10-24:
Design cpu_8bit, start of the top module:
module cpu_8bit (
    input wire clk,
    input wire reset,
    input wire [7:0] data_in,
    output wire [7:0] data_out,
    output wire [7:0] address,
    output wire mem_write
);
    wire [7:0] instruction;
    wire [3:0] opcode;
    wire [3:0] operand;
    wire [7:0] alu_result;
    wire zero_flag;
    wire carry_flag;
    wire pc_inc;
    wire pc_load;
    wire ir_load;
    wire acc_load;
    wire mar_load;
    wire mdr_load;
    wire addr_sel;
    control_unit ctrl (
        .clk(clk),
        .reset(reset),
        .opcode(opcode),
        .zero_flag(zero_flag),
        .carry_flag(carry_flag),
        .pc_inc(pc_inc),
        .pc_load(pc_load),
        .ir_load(ir_load),
        .acc_load(acc_load),
        .mar_load(mar_load),
        .mdr_load(mdr_load),
        .addr_sel(addr_sel),
        .mem_write(mem_write)
    );
    datapath dp (
        .clk(clk),
        .reset(reset),
        .data_in(data_in),
        .pc_inc(pc_inc),
        .pc_load(pc_load),
        .ir_load(ir_load),
        .acc_load(acc_load),
        .mar_load(mar_load),
        .mdr_load(mdr_load),
        .addr_sel(addr_sel),
        .instruction(instruction),
        .opcode(opcode),
        .operand(operand),
        .alu_result(alu_result),
        .zero_flag(zero_flag),
        .carry_flag(carry_flag),
        .data_out(data_out),
        .address(address)
    );
endmodule
For scale: roughly 400 cells after synthesis, roughly 2800 um2 of cells after synthesis.
Settings: LEC_CHECK=0, ABC_AREA=1, CAP_MARGIN=20, CORE_MARGIN=2, CORE_UTILIZATION=69, SETUP_SLACK_MARGIN=-0.18, SLEW_MARGIN=20; clock period 2.26 ns.
run.sh (not shown) runs the stock make flow with config.mk's settings and CLKGATE_MAP_FILE=.
What the final checks of 10-24 revealed, after a flow that finished every stage, was a layout that fails on setup timing.
Changes in 06-27 relative to 10-24:
Settings: CORE_UTILIZATION changed from 69 to 68; ABC_AREA removed (was 1); SETUP_SLACK_MARGIN removed (was -0.18); the clock period (ns, I/O delays scaled along) changed from 2.26 to 2.71.
## What came out
- Of 06-27 and 10-24, only 10-24 fails to finish with a clean layout.
- 10-24 had finished all stages when the layout checks came back failing, citing setup timing.
- Sequential-to-total area share from yosys stat in 06-27 is 1.1 points lower than in 10-24
- The run showing the greater combinational gate count is 10-24.
- Re switching power of the nets: 10-24 was higher than 06-27.
- 06-27 -> 10-24: standard-cell row count delta 0, exact match
- Changes observed in 06-27 relative to 10-24: routability-driven placement congestion ratio grew by 2.0%; portion of the clock cycle consumed by the worst path in the final layout shrank by 11 points; clock network fraction of design power shrank by 3.5 points; global-route usage over all layers shrank by 2.8 points.

* * *

## job 5890
cpu_8bit again, from the RTL that the note above started with.
export LEC_CHECK = 0
export ABC_AREA = 1
export CAP_MARGIN = 20
export CORE_MARGIN = 2
export CORE_UTILIZATION = 70
export CTS_CLUSTER_DIAMETER = 249
export CTS_CLUSTER_SIZE = 35
export GPL_TIMING_DRIVEN = 1
export MIN_ROUTING_LAYER = met1
export PLACE_DENSITY = 0.64
export SETUP_SLACK_MARGIN = -0.08
export SLEW_MARGIN = 20
create_clock -name core_clock -period 1.09 [get_ports {clk}]
Job 5890 did not make it past detailed placement, where a tool error ended it.
The following lists how job 8106 was set up differently from job 5890:
-- flow/config.mk --
<<< job 5890, line 11
export CORE_UTILIZATION = 70
export CTS_CLUSTER_DIAMETER = 249
export CTS_CLUSTER_SIZE = 35
export GPL_TIMING_DRIVEN = 1
export MIN_ROUTING_LAYER = met1
export PLACE_DENSITY = 0.64
export SETUP_SLACK_MARGIN = -0.08
>>> job 8106, line 11
export CORE_UTILIZATION = 62
<<< job 5890, line 19
>>> job 8106, line 13
export TNS_END_PERCENT = 15
==> flow/constraint.sdc <==
create_clock -name core_clock -period 3.33 [get_ports {clk}]
set_input_delay 0.6660 -clock core_clock [delete_from_list [all_inputs] [get_ports {clk}]]
set_output_delay 0.6660 -clock core_clock [all_outputs]
set_load 0.01 [all_outputs]
Results
The sole clean run among job 5890 and job 8106 is job 8106.
Taking job 5890 as the reference, in job 8106 yosys stat cell total level, number of enable flip-flop cells level, row count moved up, sequential-to-total area share from yosys stat level, placeable core region moved up.
Synthesized cell count came out exactly the same in job 5890 and job 8106.
Taking job 5890 as the reference, in job 8106 floorplan die width up 3.9 um; initial cell density of the core down 9.9 points; area fraction in full adders, half adders and majority gates stayed essentially flat; die size went up.
## Diff of input files: job 1674 against job 8106
-- flow/config.mk --
<<< job 8106, line 8
export ABC_AREA = 1
>>> job 1674, line 8
<<< job 8106, line 11
export CORE_UTILIZATION = 62
>>> job 1674, line 10
export CORE_UTILIZATION = 72
export MAX_ROUTING_LAYER = met4
export PLACE_DENSITY = 0.65
<<< job 8106, line 13
export TNS_END_PERCENT = 15
>>> job 1674, line 14
### Flow results
- The global routing usage on met2 in job 1674 was higher than what job 8106 gave.
- Compared with job 8106, job 1674 shows a higher fraction of power consumed by combinational cells.
- Per the comparison of job 1674 with job 8106, area added between synthesis and finish has remained practically unchanged, count of clock-buffer cells in the layout has increased.
- Comparing job 1674 and job 8106, the higher cell area after layout was measured on job 1674.
- Against job 8106, highest attainable clock frequency in job 1674 came out better.
- Cell count (higher): job 8106
- Job 1674 ends up with lower total via count in the routed design than job 8106 does.
- Relative to job 8106, portion of the clock cycle consumed by the worst path in the final layout has decreased by 2.2 points in job 1674.
- Measured against each other, job 1674 and job 8106 differ in logic depth of the worst path, buffers included, the higher figure coming from job 1674.
> inputs changed (job 1674 -> job 9777)
-- flow/config.mk --
<<< job 1674, line 10
export CORE_UTILIZATION = 72
export MAX_ROUTING_LAYER = met4
export PLACE_DENSITY = 0.65
>>> job 9777, line 10
export CORE_UTILIZATION = 40
==> flow/constraint.sdc <==
create_clock -name core_clock -period 2.02 [get_ports {clk}]
set_input_delay 0.4040 -clock core_clock [delete_from_list [all_inputs] [get_ports {clk}]]
set_output_delay 0.4040 -clock core_clock [all_outputs]
set_load 0.01 [all_outputs]
Notes after the runs:
In job 9777 the implementation completed, yet the final layout does not meet the checks, the culprit being negative setup slack. On final worst-path setup slack, job 9777 does worse than job 1674. Note that the net switching power recorded for job 1674 amounts to 0.56 times the value seen in job 9777. Routed wire in job 9777 totals more than in job 1674.
Inputs modified between job 9777 and job 4752:
-- flow/config.mk --
<<< job 9777, line 9
>>> job 4752, line 9
export CORE_ASPECT_RATIO = 1.62
<<< job 9777, line 11
>>> job 4752, line 12
export SETUP_SLACK_MARGIN = 1.11
==> flow/constraint.sdc <==
create_clock -name core_clock -period 4.0 [get_ports {clk}]
set_input_delay 0.8000 -clock core_clock [delete_from_list [all_inputs] [get_ports {clk}]]
set_output_delay 0.8000 -clock core_clock [all_outputs]
set_load 0.01 [all_outputs]
[summary]
Job 4752 ended with every stage complete and zero timing, DRC or antenna violations.
No crash in job 9777: every stage finished, but the layout fails its final checks due to negative setup slack.
Per the comparison of job 4752 with job 9777, detailed-route vias per instance now larger; via count went down by 158; cell area after placement went down; count of clock-buffer cells in the layout higher.
Compared job 4752 against job 9777; share of flip-flops with an asynchronous set or reset within noise.
[job 4752 vs job 9777] delay of the slowest cell on the worst path: lower in job 4752
Run comparison: job 4752 critical path capture point dp.carry; job 9777 critical path capture point dp.acc[5]
Number of buffers inserted to repair setup after CTS in job 4752 is 6 lower than in job 9777

* * *

cpu_8bit again, from the RTL that the note above started with.
Design cpu_8bit, start of the top module:
module cpu_8bit (
    input wire clk,
    input wire reset,
    input wire [7:0] data_in,
    output wire [7:0] data_out,
    output wire [7:0] address,
    output wire mem_write
);
clock: 2.04 ns
lec_check: 0
abc_area: 1
cap_margin: 20
core_margin: 2
core_utilization: 68
cts_cluster_diameter: 129
cts_cluster_size: 16
gpl_timing_driven: 1
min_routing_layer: met1
setup_slack_margin: 0.62
slew_margin: 20
The starting point failed in clock tree synthesis (4_1_cts).
Change:
- ABC_AREA: 1 -> default
- CORE_UTILIZATION: 68 -> 40
- CTS_CLUSTER_DIAMETER: 129 -> default
- CTS_CLUSTER_SIZE: 16 -> default
- GPL_TIMING_DRIVEN: 1 -> default
- MIN_ROUTING_LAYER: met1 -> default
- SETUP_SLACK_MARGIN: 0.62 -> default
- clock period: 2.04 -> 4.0 ns (I/O delays scaled with it)
Effect: The new run ran to the end with no violations; synthesized cell count is lower by a quarter to a third; area after synthesis is higher by a few percent; die size is higher by well over a third.
Change:
- CORE_MARGIN: 2 -> 5
- CORE_UTILIZATION: 40 -> 52
- CTS_CLUSTER_DIAMETER: default -> 216
- CTS_CLUSTER_SIZE: default -> 100
- TNS_END_PERCENT: default -> 15
=>
- count of clock-buffer cells in the layout fell by 1
- fmax fell by 0.94%
- worst hold slack hardly moves
- via count stays flat
Change:
- CORE_ASPECT_RATIO: default -> 0.5
- CORE_MARGIN: 5 -> 2
- CORE_UTILIZATION: 52 -> 31
- area after synthesis does not change
- clock-buffer cell count does not change
- sequential cell count stays the same
- final area rose by 2.6%
- setup slack gets worse by 34 ps
- sequential share of layout area fell by 0.78 points
Change:
- CAP_MARGIN: 20 -> 30
- CELL_PAD_IN_SITES_DETAIL_PLACEMENT: default -> 1
- CORE_ASPECT_RATIO: 0.5 -> 1.62
- CORE_UTILIZATION: 31 -> 68
- CTS_CLUSTER_DIAMETER: 216 -> 104
- CTS_CLUSTER_SIZE: 100 -> default
- GPL_ROUTABILITY_DRIVEN: default -> 0
- GPL_TIMING_DRIVEN: default -> 0
- MAX_ROUTING_LAYER: default -> met4
- SETUP_SLACK_MARGIN: default -> 1.11
- SLEW_MARGIN: 20 -> 5
- TNS_END_PERCENT: 15 -> 90
=> Now the flow failed in detailed placement (3_5_place_dp) on DPL-0033. Synthesized cell count is unchanged. Die area is lower by 53%. Synthesized area is unchanged.

* * *

run A:
cpu_8bit again, from the RTL that the note above started with.
Settings: LEC_CHECK=0, CAP_MARGIN=30, CELL_PAD_IN_SITES_DETAIL_PLACEMENT=1, CELL_PAD_IN_SITES_GLOBAL_PLACEMENT=3, CORE_ASPECT_RATIO=1.62, CORE_MARGIN=10, CORE_UTILIZATION=68, CTS_CLUSTER_DIAMETER=104, GPL_ROUTABILITY_DRIVEN=0, GPL_TIMING_DRIVEN=0, MAX_ROUTING_LAYER=met4, SETUP_SLACK_MARGIN=1.11, SLEW_MARGIN=5, TNS_END_PERCENT=100; clock period 4.0 ns.
Run A is listed as incomplete: the tool reported an error in 3_1_place_gp_skip_io and the run ended there.
Inputs modified between run A and run B:
==> flow/config.mk <==
export PLATFORM = sky130hd
export DESIGN_NAME = cpu_8bit
export DESIGN_NICKNAME = cpu_8bit
export VERILOG_FILES = /design/flow/design.v
export SDC_FILE = /design/flow/constraint.sdc
export NUM_CORES = 4
export LEC_CHECK = 0
export CAP_MARGIN = 20
export CORE_ASPECT_RATIO = 0.5
export CORE_MARGIN = 2
export CORE_UTILIZATION = 68
export CTS_CLUSTER_DIAMETER = 216
export CTS_CLUSTER_SIZE = 100
export PLACE_DENSITY_LB_ADDON = 0.3
export SLEW_MARGIN = 20
export TNS_END_PERCENT = 15
==> results <==
Run B: full flow OK, the timing, design-rule and antenna checks passed. Diff run A..run B | count of mapped cells out of synthesis | unchanged. Diff run A..run B | average footprint of a synthesized cell | unchanged. From run A to run B, chip area from the yosys synthesis statistics did not move at all. Between run B and run A, the synthesized area figures differ only marginally. [run B vs run A] chip width: higher in run B. Going from run A to run B, number of core rows shrinks by 14. Per the comparison of run B with run A, multiplexer fraction of the synthesized cell area barely changed, die size dropped 0.0025 mm^2.
Input changes introduced in run C (baseline for comparison: run B):
==> flow/config.mk <==
export PLATFORM = sky130hd
export DESIGN_NAME = cpu_8bit
export DESIGN_NICKNAME = cpu_8bit
export VERILOG_FILES = /design/flow/design.v
export SDC_FILE = /design/flow/constraint.sdc
export NUM_CORES = 4
export LEC_CHECK = 0
export ABC_AREA = 0
export CAP_MARGIN = 10
export CELL_PAD_IN_SITES_GLOBAL_PLACEMENT = 3
export CORE_ASPECT_RATIO = 0.67
export CORE_MARGIN = 4
export CORE_UTILIZATION = 63
export CTS_CLUSTER_SIZE = 73
export GPL_TIMING_DRIVEN = 0
export MAX_ROUTING_LAYER = met4
export SLEW_MARGIN = 15
Notes after the runs:
As far as netlist area before placement goes, run B and run C are indistinguishable; the numbers are identical.
On synthesized-area fraction occupied by xor and xnor cells, run C and run B are basically level.
Floorplan die width went down by a few percent going from run B to run C.
Per the comparison of run C with run B, cell count after synthesis was more or less identical, effective utilization at floorplan went down by 4.6 points, die extent in y went up by about 27%, die area went up by about 20%, post-synth tally of flip-flops with integrated enable was more or less identical.
Relative to run B, number of placement rows has gone up in run C.
Run C vs run B, placeable core region went up by 270 um^2.
In the summary table, run C is marked failed, with error GPL-0301 raised in 3_1_place_gp_skip_io.

* * *

cpu_8bit again, from the RTL that the note above started with.
clock: 2.07 ns
lec_check: 0
abc_area: 1
cap_margin: 15
core_margin: 2
core_utilization: 72
cts_cluster_diameter: 393
slew_margin: 20
tns_end_percent: 10
The first run never finished: it broke off in clock tree synthesis.
==> next run, changes <==
--- a/flow/config.mk
+++ b/flow/config.mk
@@ -7,8 +7,8 @@
 export LEC_CHECK = 0
 export ABC_AREA = 1
-export CAP_MARGIN = 15
+export CAP_MARGIN = 20
 export CORE_MARGIN = 2
 export CORE_UTILIZATION = 72
-export CTS_CLUSTER_DIAMETER = 393
+export PLACE_DENSITY = 0.65
+export SETUP_SLACK_MARGIN = -0.18
 export SLEW_MARGIN = 20
-export TNS_END_PERCENT = 10
==> flow/constraint.sdc (replaced) <==
create_clock -name core_clock -period 2.14 [get_ports {clk}]
set_input_delay 0.4280 -clock core_clock [delete_from_list [all_inputs] [get_ports {clk}]]
set_output_delay 0.4280 -clock core_clock [all_outputs]
set_load 0.01 [all_outputs]
What happened: The new run never finished: it broke off in global routing; synthesized area stays the same; die area is unchanged; synthesized cell count is unchanged.
==> next run, changes <==
--- a/flow/config.mk
+++ b/flow/config.mk
@@ -7,8 +7,7 @@
 export LEC_CHECK = 0
 export ABC_AREA = 1
-export CAP_MARGIN = 20
+export CAP_MARGIN = 0
 export CORE_MARGIN = 2
 export CORE_UTILIZATION = 72
-export PLACE_DENSITY = 0.65
-export SETUP_SLACK_MARGIN = -0.18
+export PLACE_DENSITY = 0.8
 export SLEW_MARGIN = 20
==> flow/constraint.sdc (replaced) <==
create_clock -name core_clock -period 2.71 [get_ports {clk}]
set_input_delay 0.5420 -clock core_clock [delete_from_list [all_inputs] [get_ports {clk}]]
set_output_delay 0.5420 -clock core_clock [all_outputs]
set_load 0.01 [all_outputs]
After rerunning: This time the run reached the layout checks and failed them: setup timing. Synthesized area is unchanged. Die area is unchanged. Synthesized cell count does not change.
==> next run, changes <==
--- a/flow/config.mk
+++ b/flow/config.mk
@@ -6,8 +6,7 @@
 export NUM_CORES = 4
 export LEC_CHECK = 0
-export ABC_AREA = 1
-export CAP_MARGIN = 0
+export CAP_MARGIN = 20
 export CORE_MARGIN = 2
 export CORE_UTILIZATION = 72
-export PLACE_DENSITY = 0.8
+export PLACE_DENSITY = 0.65
 export SLEW_MARGIN = 20
==> flow/constraint.sdc (replaced) <==
create_clock -name core_clock -period 3.33 [get_ports {clk}]
set_input_delay 0.6660 -clock core_clock [delete_from_list [all_inputs] [get_ports {clk}]]
set_output_delay 0.6660 -clock core_clock [all_outputs]
set_load 0.01 [all_outputs]
Outcome: The changed run completed with no timing, DRC or antenna violations. Final cell count came out lower by 22%. Via count shrinks by 16%. Non-clock buffer count drops by 2. Area after synthesis is higher by 3.1%. Clock skew shrinks by 0.0045 ns. Total power drops by 18%. Clock-buffer cell count increases by 1. Hold slack improved by 0.018 ns.
==> next run, changes <==
--- a/flow/config.mk
+++ b/flow/config.mk
@@ -9,4 +9,5 @@
 export CORE_MARGIN = 2
 export CORE_UTILIZATION = 72
-export PLACE_DENSITY = 0.65
+export GPL_ROUTABILITY_DRIVEN = 0
+export PLACE_DENSITY_LB_ADDON = 0.0
 export SLEW_MARGIN = 20
The changed run completed with no timing, DRC or antenna violations.
Clock power increases by a little under a tenth.
Final area barely changes.
Via count decreases by a few percent.
Wire length decreases by a few percent.
Power is about the same.
First-iteration DRC count decreases by a quarter to a third.
Clock skew decreases by 0.0031 ns.
Clock-buffer cell count does not change.
Synthesized area is unchanged.
Maximum frequency increases slightly.
Die area does not change.
Power figures rest on the tool's default switching activity, not on a simulated workload.
